==> flow/design.v <==
module ALU (result, read_data_1, read_data_2, shmat, opcode, functioncode);
	input [31:0] read_data_1;
	input [31:0] read_data_2;
	input [4:0] shmat;
	input [5:0] opcode;
	input [5:0] functioncode;
	output reg [31:0] result;
	always @(*)
		begin
		result = 32'b0;
		if(opcode==6'b001000)						 
			result=read_data_1+read_data_2;
		else if(opcode==6'b001001)					 
			result=read_data_1+read_data_2;
		else if(opcode==6'b001100)					 
			result=read_data_1&read_data_2;
		else if(opcode==6'b001101)					 
			result=read_data_1|read_data_2;
		else if(opcode==6'b001010)					 
			result=($signed(read_data_1)<$signed(read_data_2)) ? 32'b1 : 32'b0;
		else if(opcode==6'b001011)					 
			result=(read_data_1<read_data_2) ? 32'b1 : 32'b0;
		else if(opcode==6'b100100 |opcode==6'b100101 |opcode==6'b110000 | opcode==6'b100011  
		| opcode==6'b101000 | opcode==6'b111000 | opcode==6'b101001 | opcode==6'b101011)	 
			result=read_data_1+read_data_2;
		else if(opcode==6'b000000)					 
			begin
			if(functioncode==6'b100000)  
				result=read_data_1+read_data_2;
			else if(functioncode==6'b100001)  
				result=read_data_1+read_data_2;
			else if(functioncode==6'b100100)  
				result=read_data_1 & read_data_2;
			else if(functioncode==6'b100101)  
				result=read_data_1 | read_data_2;
			else if(functioncode==6'b100111)  
				result=~(read_data_1 | read_data_2);
			else if(functioncode==6'b000000)  
				result=read_data_2 << shmat;
			else if(functioncode==6'b101010)  
				result=($signed(read_data_1)<$signed(read_data_2)) ? 32'b1 : 32'b0;
			else if(functioncode==6'b101011)	 
				result=(read_data_1<read_data_2) ? 32'b1 : 32'b0;
			else if(functioncode==6'b000011)	 
				result= $signed(read_data_2) >>> shmat;
			else if(functioncode==6'b000010)  
				result= read_data_2 >> shmat;
			else if(functioncode==6'b100010)  
				result=read_data_1-read_data_2;
			else if(functioncode==6'b100011)  
				result= read_data_1-read_data_2;
			end
		end
endmodule
module mips_registers ( read_data_1, read_data_2, write_data, read_reg_1, read_reg_2, write_reg, signal_reg_write, clk );
	output [31:0] read_data_1, read_data_2;
	input [31:0] write_data;
	input [4:0] read_reg_1, read_reg_2, write_reg;
	input signal_reg_write, clk;
	reg [31:0] registers [31:1];
	always @(posedge clk)
		if (signal_reg_write && write_reg != 5'd0)
			registers[write_reg] <= write_data;
	assign read_data_1 = (read_reg_1 == 5'd0) ? 32'b0 : registers[read_reg_1];
	assign read_data_2 = (read_reg_2 == 5'd0) ? 32'b0 : registers[read_reg_2];
endmodule
module mips_core (
	input         clk,
	input         rst,
	output [31:0] imem_addr,
	input  [31:0] imem_rdata,
	output [31:0] dmem_addr,
	output [31:0] dmem_wdata,
	output [3:0]  dmem_wmask,
	output        dmem_we,
	input  [31:0] dmem_rdata,
	output        wb_en,
	output [4:0]  wb_reg,
	output [31:0] wb_data
);
reg [31:0] PC;
wire [31:0] instruction = imem_rdata;
wire [31:0] read_data_1;
wire [31:0] read_data_2;
wire [31:0] ALU_result;
reg [31:0] ALU_mux;
reg [4:0] REG_dst_mux;
reg [31:0] REG_write_mux;
reg [31:0] MEM_result;
reg write_reg_signal;
reg write_mem_signal;
reg [3:0] mem_mask;
reg [31:0] next_PC;
wire [5:0] opcode = instruction[31:26];
wire [4:0] rs = instruction[25:21];
wire [4:0] rt = instruction[20:16];
wire [4:0] rd = instruction[15:11];
wire [4:0] shmat = instruction[10:6];
wire [5:0] functioncode = instruction[5:0];
wire [15:0] imm = instruction[15:0];
wire [25:0] adress = instruction[25:0];
wire [31:0] PC_plus4 = PC + 32'd4;
wire [31:0] branchadress = {{14{imm[15]}}, imm, 2'b00};
wire [31:0] jumpadress = {PC[31:28], adress, 2'b00};
mips_registers regblock(read_data_1, read_data_2, REG_write_mux, rs, rt, REG_dst_mux, write_reg_signal, clk);
ALU ALUblock(ALU_result, read_data_1, ALU_mux, shmat, opcode, functioncode);
always @(*)
begin
	REG_dst_mux = rt;
	write_reg_signal = 1'b1;
	write_mem_signal = 1'b0;
	mem_mask = 4'b1111;
	ALU_mux = read_data_2;
	REG_write_mux = ALU_result;
	next_PC = PC_plus4;
	if (opcode==6'b100100)           
		MEM_result = {24'b0, dmem_rdata[7:0]};
	else if (opcode==6'b100101)      
		MEM_result = {16'b0, dmem_rdata[15:0]};
	else                             
		MEM_result = dmem_rdata;
	if (opcode==6'b000000)           
		begin
		REG_dst_mux = rd;
		if (functioncode==6'b001000)   
			begin
			write_reg_signal = 1'b0;
			next_PC = read_data_1;
			end
		end
	else                             
		begin
		if (opcode==6'b000011)         
			REG_dst_mux = 5'b11111;
		if (opcode==6'b101000 | opcode==6'b101001 | opcode==6'b111000 | opcode==6'b101011)  
			begin
			write_mem_signal = 1'b1;
			write_reg_signal = 1'b0;
			if (opcode==6'b101000)       
				mem_mask = 4'b0001;
			else if (opcode==6'b101001)  
				mem_mask = 4'b0011;
			end
		else if (opcode==6'b000100 | opcode==6'b000101 | opcode==6'b000010)  
			write_reg_signal = 1'b0;
		if (opcode!=6'b001100 && opcode!=6'b001101)
			ALU_mux = {{16{imm[15]}}, imm};
		else
			ALU_mux = {16'b0, imm};
		if (opcode==6'b000011)         
			REG_write_mux = PC + 32'd8;
		else if (opcode==6'b100011 | opcode==6'b100100 | opcode==6'b100101 | opcode==6'b110000)  
			REG_write_mux = MEM_result;
		else if (opcode==6'b001111)    
			REG_write_mux = {imm, 16'b0};
		if (opcode==6'b000100 && read_data_1==read_data_2)        
			next_PC = PC_plus4 + branchadress;
		else if (opcode==6'b000101 && read_data_1!=read_data_2)   
			next_PC = PC_plus4 + branchadress;
		else if (opcode==6'b000010 | opcode==6'b000011)          
			next_PC = jumpadress;
		end
end
always @(posedge clk)
	if (rst)
		PC <= 32'b0;
	else
		PC <= next_PC;
assign imem_addr  = PC;
assign dmem_addr  = ALU_result;
assign dmem_wdata = read_data_2;
assign dmem_wmask = mem_mask;
assign dmem_we    = write_mem_signal;
assign wb_en      = write_reg_signal && (REG_dst_mux != 5'd0);
assign wb_reg     = REG_dst_mux;
assign wb_data    = REG_write_mux;
endmodule
==> flow/config.mk <==
export PLATFORM = sky130hd
export DESIGN_NAME = mips_core
export DESIGN_NICKNAME = mips_core
export VERILOG_FILES = /design/flow/design.v
export SDC_FILE = /design/flow/constraint.sdc
export NUM_CORES = 4
export LEC_CHECK = 0
export ABC_AREA = 1
export CAP_MARGIN = 5
export CELL_PAD_IN_SITES_DETAIL_PLACEMENT = 2
export CELL_PAD_IN_SITES_GLOBAL_PLACEMENT = 3
export CORE_MARGIN = 2
export CORE_UTILIZATION = 40
export GPL_TIMING_DRIVEN = 0
export SLEW_MARGIN = 20
==> flow/constraint.sdc <==
create_clock -name core_clock -period 12.0 [get_ports {clk}]
set_input_delay 2.4000 -clock core_clock [delete_from_list [all_inputs] [get_ports {clk}]]
set_output_delay 2.4000 -clock core_clock [all_outputs]
set_load 0.01 [all_outputs]
run.sh (not shown) runs the stock make flow with config.mk's settings and CLKGATE_MAP_FILE=.
The baseline died in global routing on ODB-0269.
Edit:
- ABC_AREA: 1 -> default
- CAP_MARGIN: 5 -> 20
- CELL_PAD_IN_SITES_DETAIL_PLACEMENT: 2 -> default
- CELL_PAD_IN_SITES_GLOBAL_PLACEMENT: 3 -> default
- CORE_UTILIZATION: 40 -> 55
- CTS_CLUSTER_SIZE: default -> 100
- GPL_TIMING_DRIVEN: 0 -> default
- PLACE_DENSITY: default -> 0.6
- SETUP_SLACK_MARGIN: default -> 0.2
- clock period: 12.0 -> 6.56 ns (I/O delays scaled with it)
Effect: This time the run completed, yet does not pass: negative setup slack. Die area decreases by a quarter to a third. Area after synthesis decreases by a few percent. Synthesized cell count decreases by well over a third.
Edit:
- CORE_UTILIZATION: 55 -> 57
- CTS_CLUSTER_DIAMETER: default -> 29
- CTS_CLUSTER_SIZE: 100 -> default
- SETUP_SLACK_MARGIN: 0.2 -> 1.09
- TNS_END_PERCENT: default -> 50
Result: With this change the flow ended with an error in global routing; die size goes down by about 3.5%; synthesized cell count does not change; area after synthesis stays the same.

---

// mips_core: RTL as listed in full above, without the edits since
clock: 12.9 ns
lec_check: 0
abc_area: 0
cap_margin: 40
cell_pad_in_sites_detail_placement: 0
cell_pad_in_sites_global_placement: 3
core_margin: 2
core_utilization: 40
cts_cluster_size: 78
gpl_timing_driven: 0
max_routing_layer: met4
min_routing_layer: met2
slew_margin: 20
The baseline never finished: it broke off in 5_1_grt.
Next try:
Settings changed: ABC_AREA 0 to not set, CAP_MARGIN 40 to 0, CELL_PAD_IN_SITES_DETAIL_PLACEMENT 0 to not set, CELL_PAD_IN_SITES_GLOBAL_PLACEMENT 3 to 1, CTS_CLUSTER_SIZE 78 to not set, GPL_TIMING_DRIVEN 0 to not set, HOLD_SLACK_MARGIN set to 0.02, MAX_ROUTING_LAYER met4 to not set, MIN_ROUTING_LAYER met2 to not set, PLACE_DENSITY set to 0.6, SETUP_SLACK_MARGIN set to 0.2.
Clock period 12.9 ns to 12.0 ns, I/O delays scaled along.
What happened:
- This time the run completed without violations
- die area does not change
- synthesized area stays the same
- synthesized cell count stays the same
Next try:
Settings changed: CAP_MARGIN 0 to 20, CELL_PAD_IN_SITES_GLOBAL_PLACEMENT 1 to not set, CORE_UTILIZATION 40 to 57, CTS_CLUSTER_DIAMETER set to 28, CTS_CLUSTER_SIZE set to 61, HOLD_SLACK_MARGIN 0.02 to not set, TNS_END_PERCENT set to 50.
Clock period 12.0 ns to 6.56 ns, I/O delays scaled along.
Result:
- Now the flow never finished: it broke off in 5_1_grt, error GRT-0116
- die area falls by about 30%
- synthesized cell count stays the same
- synthesized area does not change
Next try:
Settings changed: CTS_CLUSTER_DIAMETER 28 to 356, CTS_CLUSTER_SIZE 61 to not set, SETUP_SLACK_MARGIN 0.2 to 1.18.
Outcome: The changed run produced a layout that fails on setup timing. Die size does not change. Synthesized cell count is unchanged. Area after synthesis is unchanged.

---

Setup of v31:
// mips_core: RTL as listed in full above, without the edits since
make LEC_CHECK=0 CAP_MARGIN=20 CORE_MARGIN=2 CORE_UTILIZATION=68 CTS_CLUSTER_SIZE=98 PLACE_DENSITY=0.41 SETUP_SLACK_MARGIN=0.2 SLEW_MARGIN=20 finish   # period 11.2 ns
Stage in which a tool error killed v31: 5_1_grt.
Inputs modified between v31 and v23:
- PLACE_DENSITY now 0.6, was 0.41
- CORE_UTILIZATION now 45, was 68
- CTS_CLUSTER_SIZE no longer set, was 98
- the clock period (ns, I/O delays scaled along) now 7.21, was 11.2
Notes after the runs:
Reported for v23 and v31, tally of buffers added on design ports turned out identical to the last digit. Overall die height (v23 / v31): 1.2. [compare] base=v31 new=v23: CTS H-tree depth did not really move; floorplan-stage core utilization fell by 23 points; die area picked up an extra 50%. What the final checks of v23 revealed, after a flow that finished every stage, was a layout that fails on setup timing.
--- input diff v23..v52 ---
- CORE_UTILIZATION now 57, was 45
- TNS_END_PERCENT now 50, previously not set
- MAX_ROUTING_LAYER now met4, previously not set
- CTS_CLUSTER_DIAMETER now 28, previously not set
- the clock period (ns, I/O delays scaled along) now 6.56, was 7.21
Results
- Tool error GRT-0116 stopped v52 during 5_1_grt; no final results.
- v23 -> v52: die area decreased by more than 10%
- Compared with v23, in v52 placement-stage cell area now sits lower; height of the chip now sits lower; core outline area now sits lower.
- Against v23, overall die width in v52 fell by more than 10%.
- Compared with v23, v52 shows a higher starting density of the core.
- v52 vs v23 — post-place setup slack dropped 0.31 ns.
